==> flow/design.v (excerpt) <==
module sin_cos #(
	parameter	ASIZE	=	16,
	parameter	DSIZE	= 	16,
	parameter	RNUM	= 	16
)(
	input				clock 	,
	input [ASIZE-1:0]	angle   ,
	output[DSIZE-1:0]	cos		,
	output[DSIZE-1:0]	sin		
);
Size in the first run: about 11000 cells after synthesis, about 970 flip-flops, ~49 I/O pins, ~87000 um^2 of cells after synthesis.
==> flow/config.mk <==
export PLATFORM = sky130hd
export DESIGN_NAME = sin_cos
export DESIGN_NICKNAME = sin_cos
export VERILOG_FILES = /design/flow/design.v
export SDC_FILE = /design/flow/constraint.sdc
export NUM_CORES = 4
export LEC_CHECK = 0
export ABC_AREA = 1
export CAP_MARGIN = 20
export CORE_ASPECT_RATIO = 0.75
export CORE_MARGIN = 2
export CORE_UTILIZATION = 40
export CTS_CLUSTER_DIAMETER = 27
export GPL_ROUTABILITY_DRIVEN = 0
export SLEW_MARGIN = 40
==> flow/constraint.sdc <==
create_clock -name core_clock -period 6.5 [get_ports {clock}]
set_input_delay 1.3000 -clock core_clock [delete_from_list [all_inputs] [get_ports {clock}]]
set_output_delay 1.3000 -clock core_clock [all_outputs]
set_load 0.01 [all_outputs]
run.sh (not shown) runs the stock make flow with config.mk's settings and CLKGATE_MAP_FILE=.
Edit:
ABC_AREA = default   (was 1)
CORE_ASPECT_RATIO = default   (was 0.75)
CORE_UTILIZATION = 72   (was 40)
CTS_CLUSTER_DIAMETER = default   (was 27)
GPL_ROUTABILITY_DRIVEN = default   (was 0)
PLACE_DENSITY = 0.38   (was default)
SLEW_MARGIN = 20   (was 40)
clock period = 4.83 ns   (was 6.5 ns; I/O delays follow)
Effect:
- The new run reached the layout checks and failed them: setup timing
- die area goes down by well over a third
- clock skew goes down by 0.041 ns
- sequential share of layout area goes up by 0.87 points
- global-route usage goes up by 16 points
- non-clock buffer count goes up by 758
- count of clock-buffer cells in the layout goes down by 108
- register-to-register slack gets worse by 1.7 ns
Edit:
CTS_CLUSTER_DIAMETER = 211   (was default)
PLACE_DENSITY = default   (was 0.38)
SETUP_SLACK_MARGIN = 0.43   (was default)
clock period = 5.55 ns   (was 4.83 ns; I/O delays follow)
- The changed run reached the layout checks and failed them: setup timing
- worst setup slack gets better by 0.60 ns
- critical path depth came out higher by 2
- final cell count goes down by 2.1%
- area after synthesis is unchanged
- non-clock buffer count falls by 223
- design area fell by 1.6%
Edit:
CORE_UTILIZATION = 40   (was 72)
CTS_CLUSTER_DIAMETER = default   (was 211)
SETUP_SLACK_MARGIN = default   (was 0.43)
clock period = 3.76 ns   (was 5.55 ns; I/O delays follow)
The changed run ran to the end with violations: setup timing; final cell count is higher by 15%; routed wire length came out lower by about 5%; design area came out higher by 4.9%; clock skew came out higher by 0.012 ns; setup slack got worse by 1.5 ns.
Edit:
CORE_UTILIZATION = 64   (was 40)
CTS_CLUSTER_SIZE = 96   (was default)
PLACE_DENSITY = 0.35   (was default)
clock period = 3.52 ns   (was 3.76 ns; I/O delays follow)
=>
- The new run ran to the end with violations: setup timing
- first-iteration DRC count grows by a quarter to a third
- core utilization increases by 28 points
- global-route usage went up by 12 points
- worst setup slack gets worse by 0.41 ns
- final area falls slightly
- clock-buffer cell count went up by 2
- worst hold slack improved by 0.023 ns
- cell count shrinks by a little under a tenth
- non-clock buffer count is higher by 20

* * *

== exp/garnet ==
sin_cos again, from the RTL that the note above started with.
==> flow/design.v (excerpt) <==
module sin_cos #(
	parameter	ASIZE	=	16,
	parameter	DSIZE	= 	16,
	parameter	RNUM	= 	16
)(
	input				clock 	,
	input [ASIZE-1:0]	angle   ,
	output[DSIZE-1:0]	cos		,
	output[DSIZE-1:0]	sin		
);
localparam	RSIZE	= (RNUM > 16)? 16 : RNUM;
localparam		Angle_45		= 45*2**     (1*ASIZE)	/90,			 
				Angle_26		= 26.5651*2**(1*ASIZE)	/90,       
				Angle_14		= 14.0362*2**(1*ASIZE)	/90,       
				Angle_7			= 7.1250*2** (1*ASIZE)	/90,        
				Angle_3			= 3.5763*2** (1*ASIZE)	/90,        
				Angle_1_7899	= 1.7899*2** (1*ASIZE)	/90,        
				Angle_0_8952	= 0.8952*2** (1*ASIZE)	/90,        
				Angle_0_4476	= 0.4476*2** (1*ASIZE)	/90,        
				Angle_0_2238	= 0.2238*2** (1*ASIZE)	/90,        
				Angle_0_1119	= 0.1119*2** (1*ASIZE)	/90,
				Angle_0_0560	= 0.0560*2** (1*ASIZE)	/90,
				Angle_0_0280	= 0.0280*2** (1*ASIZE)	/90,    	
                Angle_0_0140    = 0.0140*2** (1*ASIZE)	/90,
                Angle_0_0070    = 0.0070*2** (1*ASIZE)	/90,
                Angle_0_0035    = 0.0035*2** (1*ASIZE)	/90,
                Angle_0_0017    = 0.0017*2** (1*ASIZE)	/90,
                Angle_0_0009    = 0.0009*2** (1*ASIZE)	/90;
wire [ASIZE-1:0]	ANGLE [16:0];
assign	ANGLE [ 0]	= Angle_45				;    
assign	ANGLE [ 1]	= Angle_26	            ;
assign	ANGLE [ 2]	= Angle_14	            ;
assign	ANGLE [ 3]	= Angle_7		        ;
assign	ANGLE [ 4]	= Angle_3		        ;
assign	ANGLE [ 5]	= Angle_1_7899          ;
assign	ANGLE [ 6]	= Angle_0_8952          ;
assign	ANGLE [ 7]	= Angle_0_4476          ;
assign	ANGLE [ 8]	= Angle_0_2238          ;
assign	ANGLE [ 9]	= Angle_0_1119          ;
  ...
export LEC_CHECK = 0
export CAP_MARGIN = 20
export CORE_ASPECT_RATIO = 0.92
export CORE_MARGIN = 2
export CORE_UTILIZATION = 72
export CTS_CLUSTER_DIAMETER = 170
export MAX_ROUTING_LAYER = met4
export PLACE_DENSITY_LB_ADDON = 0.01
export SETUP_SLACK_MARGIN = 1.69
export SLEW_MARGIN = 0
create_clock -name core_clock -period 5.7 [get_ports {clock}]
exp/garnet had finished all stages when the layout checks came back failing, citing negative setup slack.
#### Input delta (exp/raven over exp/garnet)
- swapping 1.69 for -0.33 in SETUP_SLACK_MARGIN
- clearing CORE_ASPECT_RATIO, which used to be 0.92
- clearing PLACE_DENSITY_LB_ADDON, which used to be 0.01
- swapping 72 for 64 in CORE_UTILIZATION
- clearing CTS_CLUSTER_DIAMETER, which used to be 170
- swapping 0 for 20 in SLEW_MARGIN
- clearing MAX_ROUTING_LAYER, which used to be met4
- swapping 5.7 for 4.94 in the clock period (ns, I/O delays scaled along)
[summary]
exp/raven finished all stages; layout check result: FAIL, due to negative setup slack. Compared with exp/garnet, routed wire length in exp/raven decreased by more than 10%. Clock skew delta for exp/raven relative to exp/garnet: 0.0032 ns higher. In the final design statistics, exp/raven uses more standard cells in total than exp/garnet. Looking at floorplan core density, exp/raven sits 8.4 points lower than exp/garnet does.

* * *

Setup of v19:
sin_cos again, from the RTL that the note above started with.
Design sin_cos, start of the top module:
module sin_cos #(
	parameter	ASIZE	=	16,
	parameter	DSIZE	= 	16,
	parameter	RNUM	= 	16
)(
	input				clock 	,
	input [ASIZE-1:0]	angle   ,
	output[DSIZE-1:0]	cos		,
	output[DSIZE-1:0]	sin		
);
Settings: LEC_CHECK=0, ABC_AREA=1, CAP_MARGIN=20, CORE_ASPECT_RATIO=0.54, CORE_MARGIN=2, CORE_UTILIZATION=71, CTS_CLUSTER_SIZE=91, SETUP_SLACK_MARGIN=1.27, SLEW_MARGIN=20; clock period 5.07 ns.
v19 did not make it past 5_1_grt, where a tool error ended it.
#### Input delta (v53 over v19)
- ABC_AREA no longer set, was 1
- CORE_UTILIZATION now 62, was 71
- CTS_CLUSTER_SIZE no longer set, was 91
- SETUP_SLACK_MARGIN no longer set, was 1.27
- CORE_ASPECT_RATIO no longer set, was 0.54
- the clock period (ns, I/O delays scaled along) now 5.83, was 5.07
[summary]
- Ran to the end and failed final checks on setup timing: v53.
- Comparing v53 with v19, the setup slack after placement came out essentially unchanged.
- Simple-gate share of the synthesized area: v53 < v19
- v53 ends up with lower summed standard-cell area reported by yosys than v19 does.
Here is what was changed in the inputs of v13 compared with v53.
- CORE_UTILIZATION changed from 62 to 72
- CTS_CLUSTER_SIZE newly set to 74
- SETUP_SLACK_MARGIN newly set to 1.39
- PLACE_DENSITY_LB_ADDON newly set to 0.0
- the clock period (ns, I/O delays scaled along) changed from 5.83 to 5.63
Results
Looking only at fmax, and setting everything else aside, the higher value of v13 and v53 goes to v53. v13: setup violation total in the final timing report is 38 higher than what v53 reported. Wire length per cell of v13 exceeds that of v53 by a little under 10%. Required time reported for the critical path endpoint (lower): v13. In v13 the implementation ran to completion but is not tape-out ready, as the final checks report setup timing. v13: number of tap cells added at floorplan 248 below v53. Looking at post-synthesis to final-layout area growth, v13 sits 1.3 points higher than v53 does. v13 vs v53 — met1 usage in global routing rose 4.8 points. Sort v13 and v53 by via count, descending, and v13 comes first. Core footprint on v13 is ahead of v53.
For v54, these inputs were changed with respect to v13:
- changing CORE_UTILIZATION from 72 to 40
- removing SETUP_SLACK_MARGIN (formerly 1.39)
- removing CTS_CLUSTER_SIZE (formerly 74)
- removing PLACE_DENSITY_LB_ADDON (formerly 0.0)
- changing the clock period (ns, I/O delays scaled along) from 5.63 to 6.3
Both conditions hold for v54: the flow ran to the end and the final layout passed the timing, design-rule and antenna checks.
In v54, the non-clock buffer count came out 294 below the value in v13.
Side by side, post-route worst hold slack turned out higher in v54 than in v13.
For the buffering overhead, v54 came in 2.8 points lower than v13 did.
Summary of v54 over v13: number of standard cells in the final layout excluding fillers higher; global-route track usage on met3 lower.

* * *

Starting RTL as in the previous note.
clock: 8.55 ns
lec_check: 0
cap_margin: 5
cell_pad_in_sites_detail_placement: 1
core_margin: 9
core_utilization: 30
cts_cluster_size: 89
gpl_routability_driven: 0
gpl_timing_driven: 0
slew_margin: 40
tns_end_percent: 35
The starting point completed with no timing, DRC or antenna violations.
Change:
ABC_AREA = 1   (was not set)
CAP_MARGIN = 20   (was 5)
CELL_PAD_IN_SITES_DETAIL_PLACEMENT = not set   (was 1)
CORE_MARGIN = 2   (was 9)
CORE_UTILIZATION = 71   (was 30)
CTS_CLUSTER_SIZE = 91   (was 89)
GPL_ROUTABILITY_DRIVEN = not set   (was 0)
GPL_TIMING_DRIVEN = not set   (was 0)
SLEW_MARGIN = 20   (was 40)
TNS_END_PERCENT = not set   (was 35)
clock period = 5.07 ns   (was 8.55 ns; I/O delays follow)
Effect:
- This time the run completed, yet does not pass: negative setup slack
- routed wire length rose by about 19%
- worst setup slack degrades by 870 ps
- worst hold slack gains 12 ps
- die area came out lower by 56%
- final cell count rose by about 12%
- register-to-register slack got worse by 870 ps
- via count rises by 32%
